## lcd_ctrl
module lcd_ctrl(clk, reset, datain, cmd, cmd_valid, dataout, output_valid, busy);
==> flow/config.mk <==
export PLATFORM = sky130hd
export DESIGN_NAME = lcd_ctrl
export DESIGN_NICKNAME = lcd_ctrl
export VERILOG_FILES = /design/flow/design.v
export SDC_FILE = /design/flow/constraint.sdc
export NUM_CORES = 4
export LEC_CHECK = 0
export CAP_MARGIN = 20
export CORE_MARGIN = 2
export CORE_UTILIZATION = 72
export CTS_CLUSTER_DIAMETER = 28
export CTS_CLUSTER_SIZE = 52
export PLACE_DENSITY = 0.78
export SETUP_SLACK_MARGIN = 1.09
export SLEW_MARGIN = 20
==> flow/constraint.sdc <==
create_clock -name core_clock -period 3.67 [get_ports {clk}]
set_input_delay 0.7340 -clock core_clock [delete_from_list [all_inputs] [get_ports {clk}]]
set_output_delay 0.7340 -clock core_clock [all_outputs]
set_load 0.01 [all_outputs]
run.sh (not shown) runs the stock make flow with config.mk's settings and CLKGATE_MAP_FILE=.
The starting point stopped in global routing (5_1_grt) with GRT-0232.
Then changed:
ABC_AREA = 1   (was default)
CORE_UTILIZATION = 69   (was 72)
CTS_CLUSTER_DIAMETER = default   (was 28)
CTS_CLUSTER_SIZE = default   (was 52)
PLACE_DENSITY = default   (was 0.78)
SETUP_SLACK_MARGIN = default   (was 1.09)
clock period = 5.23 ns   (was 3.67 ns; I/O delays follow)
The new run completed with no timing, DRC or antenna violations.
Synthesized area rose by a few percent.
Die size rose by a little under a tenth.
Synthesized cell count rose by well over a third.
Then changed:
CAP_MARGIN = 5   (was 20)
CELL_PAD_IN_SITES_DETAIL_PLACEMENT = 1   (was default)
CELL_PAD_IN_SITES_GLOBAL_PLACEMENT = 2   (was default)
CORE_ASPECT_RATIO = 1.05   (was default)
CORE_MARGIN = 9   (was 2)
CORE_UTILIZATION = 64   (was 69)
CTS_CLUSTER_DIAMETER = 284   (was default)
CTS_CLUSTER_SIZE = 92   (was default)
GPL_ROUTABILITY_DRIVEN = 0   (was default)
HOLD_SLACK_MARGIN = -0.04   (was default)
MAX_ROUTING_LAYER = met5   (was default)
MIN_ROUTING_LAYER = met2   (was default)
PLACE_DENSITY = 0.63   (was default)
SETUP_SLACK_MARGIN = 0.32   (was default)
SLEW_MARGIN = 35   (was 20)
TNS_END_PERCENT = 65   (was default)
clock period = 5.45 ns   (was 5.23 ns; I/O delays follow)
This time the run stopped in global placement without I/O (3_1_place_gp_skip_io).
Die area came out higher by 28%.
Area after synthesis stays the same.
Synthesized cell count stays the same.
Then changed:
ABC_AREA = default   (was 1)
CAP_MARGIN = 0   (was 5)
CELL_PAD_IN_SITES_DETAIL_PLACEMENT = default   (was 1)
CELL_PAD_IN_SITES_GLOBAL_PLACEMENT = default   (was 2)
CORE_ASPECT_RATIO = 0.93   (was 1.05)
CORE_MARGIN = 2   (was 9)
CORE_UTILIZATION = 72   (was 64)
CTS_CLUSTER_DIAMETER = 392   (was 284)
CTS_CLUSTER_SIZE = 18   (was 92)
GPL_ROUTABILITY_DRIVEN = default   (was 0)
HOLD_SLACK_MARGIN = default   (was -0.04)
MAX_ROUTING_LAYER = default   (was met5)
MIN_ROUTING_LAYER = default   (was met2)
PLACE_DENSITY = default   (was 0.63)
PLACE_DENSITY_LB_ADDON = 0.15   (was default)
SETUP_SLACK_MARGIN = -0.35   (was 0.32)
SLEW_MARGIN = 30   (was 35)
TNS_END_PERCENT = default   (was 65)
clock period = 3.55 ns   (was 5.45 ns; I/O delays follow)
The changed run reached the layout checks and failed them: negative setup slack.
Die size goes down by 27%.
Synthesized area goes down by 2.7%.
Synthesized cell count drops by 27%.


Starting RTL as in the previous note.
make LEC_CHECK=0 ABC_AREA=1 CAP_MARGIN=5 CELL_PAD_IN_SITES_DETAIL_PLACEMENT=0 CORE_MARGIN=2 CORE_UTILIZATION=72 CTS_CLUSTER_SIZE=50 GPL_ROUTABILITY_DRIVEN=0 MAX_ROUTING_LAYER=met4 PLACE_DENSITY_LB_ADDON=0.01 SETUP_SLACK_MARGIN=0.9 SLEW_MARGIN=20 TNS_END_PERCENT=80 finish   # period 3.08 ns
The baseline completed and failed the layout checks on negative setup slack.
Next try:
- ABC_AREA: 1 -> unset
- CAP_MARGIN: 5 -> 20
- CELL_PAD_IN_SITES_DETAIL_PLACEMENT: 0 -> unset
- CORE_UTILIZATION: 72 -> 9
- CTS_CLUSTER_SIZE: 50 -> unset
- GPL_ROUTABILITY_DRIVEN: 0 -> unset
- MAX_ROUTING_LAYER: met4 -> unset
- PLACE_DENSITY_LB_ADDON: 0.01 -> unset
- SETUP_SLACK_MARGIN: 0.9 -> unset
- TNS_END_PERCENT: 80 -> unset
- clock period: 3.08 -> 5.23 ns (I/O delays scaled with it)
With this change the flow produced a clean layout. Synthesized cell count decreases by a quarter to a third. Non-clock buffer count went down by 181. Final cell count grows by well over a third. Utilization came out lower by 80 points. Critical path depth goes down by 9. Design area falls slightly. Via count came out lower by a quarter to a third. Maximum frequency fell by roughly a tenth.
Next try:
- CORE_UTILIZATION: 9 -> 72
- CTS_CLUSTER_DIAMETER: unset -> 392
- CTS_CLUSTER_SIZE: unset -> 18
- PLACE_DENSITY_LB_ADDON: unset -> 0.15
- SETUP_SLACK_MARGIN: unset -> -0.21
- SLEW_MARGIN: 20 -> 30
- clock period: 5.23 -> 3.59 ns (I/O delays scaled with it)
Result: Now the flow reached the layout checks and failed them: negative setup slack. Global-route usage came out higher by 40 points. Non-clock buffer count climbs by 113. Worst hold slack improves by 0.030 ns. Routed wire length increases by roughly a tenth.
Next try:
- ABC_AREA: unset -> 1
- CAP_MARGIN: 20 -> 5
- CELL_PAD_IN_SITES_DETAIL_PLACEMENT: unset -> 0
- CORE_ASPECT_RATIO: unset -> 0.89
- CTS_CLUSTER_DIAMETER: 392 -> unset
- CTS_CLUSTER_SIZE: 18 -> 50
- GPL_ROUTABILITY_DRIVEN: unset -> 0
- MAX_ROUTING_LAYER: unset -> met4
- PLACE_DENSITY_LB_ADDON: 0.15 -> 0.01
- SETUP_SLACK_MARGIN: -0.21 -> 0.9
- SLEW_MARGIN: 30 -> 20
- clock period: 3.59 -> 3.08 ns (I/O delays scaled with it)
Outcome: The new run stopped in global routing, error ODB-0269. Area after synthesis goes up by 2.8%. Synthesized cell count goes up by 38%. Die area goes up by 2.8%.
Next try:
- ABC_AREA: 1 -> unset
- CAP_MARGIN: 5 -> 35
- CELL_PAD_IN_SITES_DETAIL_PLACEMENT: 0 -> 2
- CORE_ASPECT_RATIO: 0.89 -> unset
- CORE_MARGIN: 2 -> 6
- CORE_UTILIZATION: 72 -> 60
- CTS_CLUSTER_DIAMETER: unset -> 238
- CTS_CLUSTER_SIZE: 50 -> 16
- GPL_ROUTABILITY_DRIVEN: 0 -> unset
- GPL_TIMING_DRIVEN: unset -> 1
- MIN_ROUTING_LAYER: unset -> met2
- PLACE_DENSITY_LB_ADDON: 0.01 -> unset
- SETUP_SLACK_MARGIN: 0.9 -> unset
- SLEW_MARGIN: 20 -> 40
- clock period: 3.08 -> 4.5 ns (I/O delays scaled with it)
Effect: This time the run never finished: it broke off in detailed placement. Die size is higher by a quarter to a third. Synthesized cell count is lower by a quarter to a third. Area after synthesis is lower by a few percent.
Next try:
- ABC_AREA: unset -> 0
- CAP_MARGIN: 35 -> 30
- CORE_MARGIN: 6 -> 2
- CORE_UTILIZATION: 60 -> 53
- CTS_CLUSTER_DIAMETER: 238 -> 81
- CTS_CLUSTER_SIZE: 16 -> 50
- GPL_ROUTABILITY_DRIVEN: unset -> 1
- GPL_TIMING_DRIVEN: 1 -> unset
- HOLD_SLACK_MARGIN: unset -> 0.2
- PLACE_DENSITY_LB_ADDON: unset -> 0.07
- TNS_END_PERCENT: unset -> 10
Result:
- The new run never finished: it broke off in global routing
- synthesized cell count does not change
- area after synthesis is unchanged
- die size is higher by 2.0%
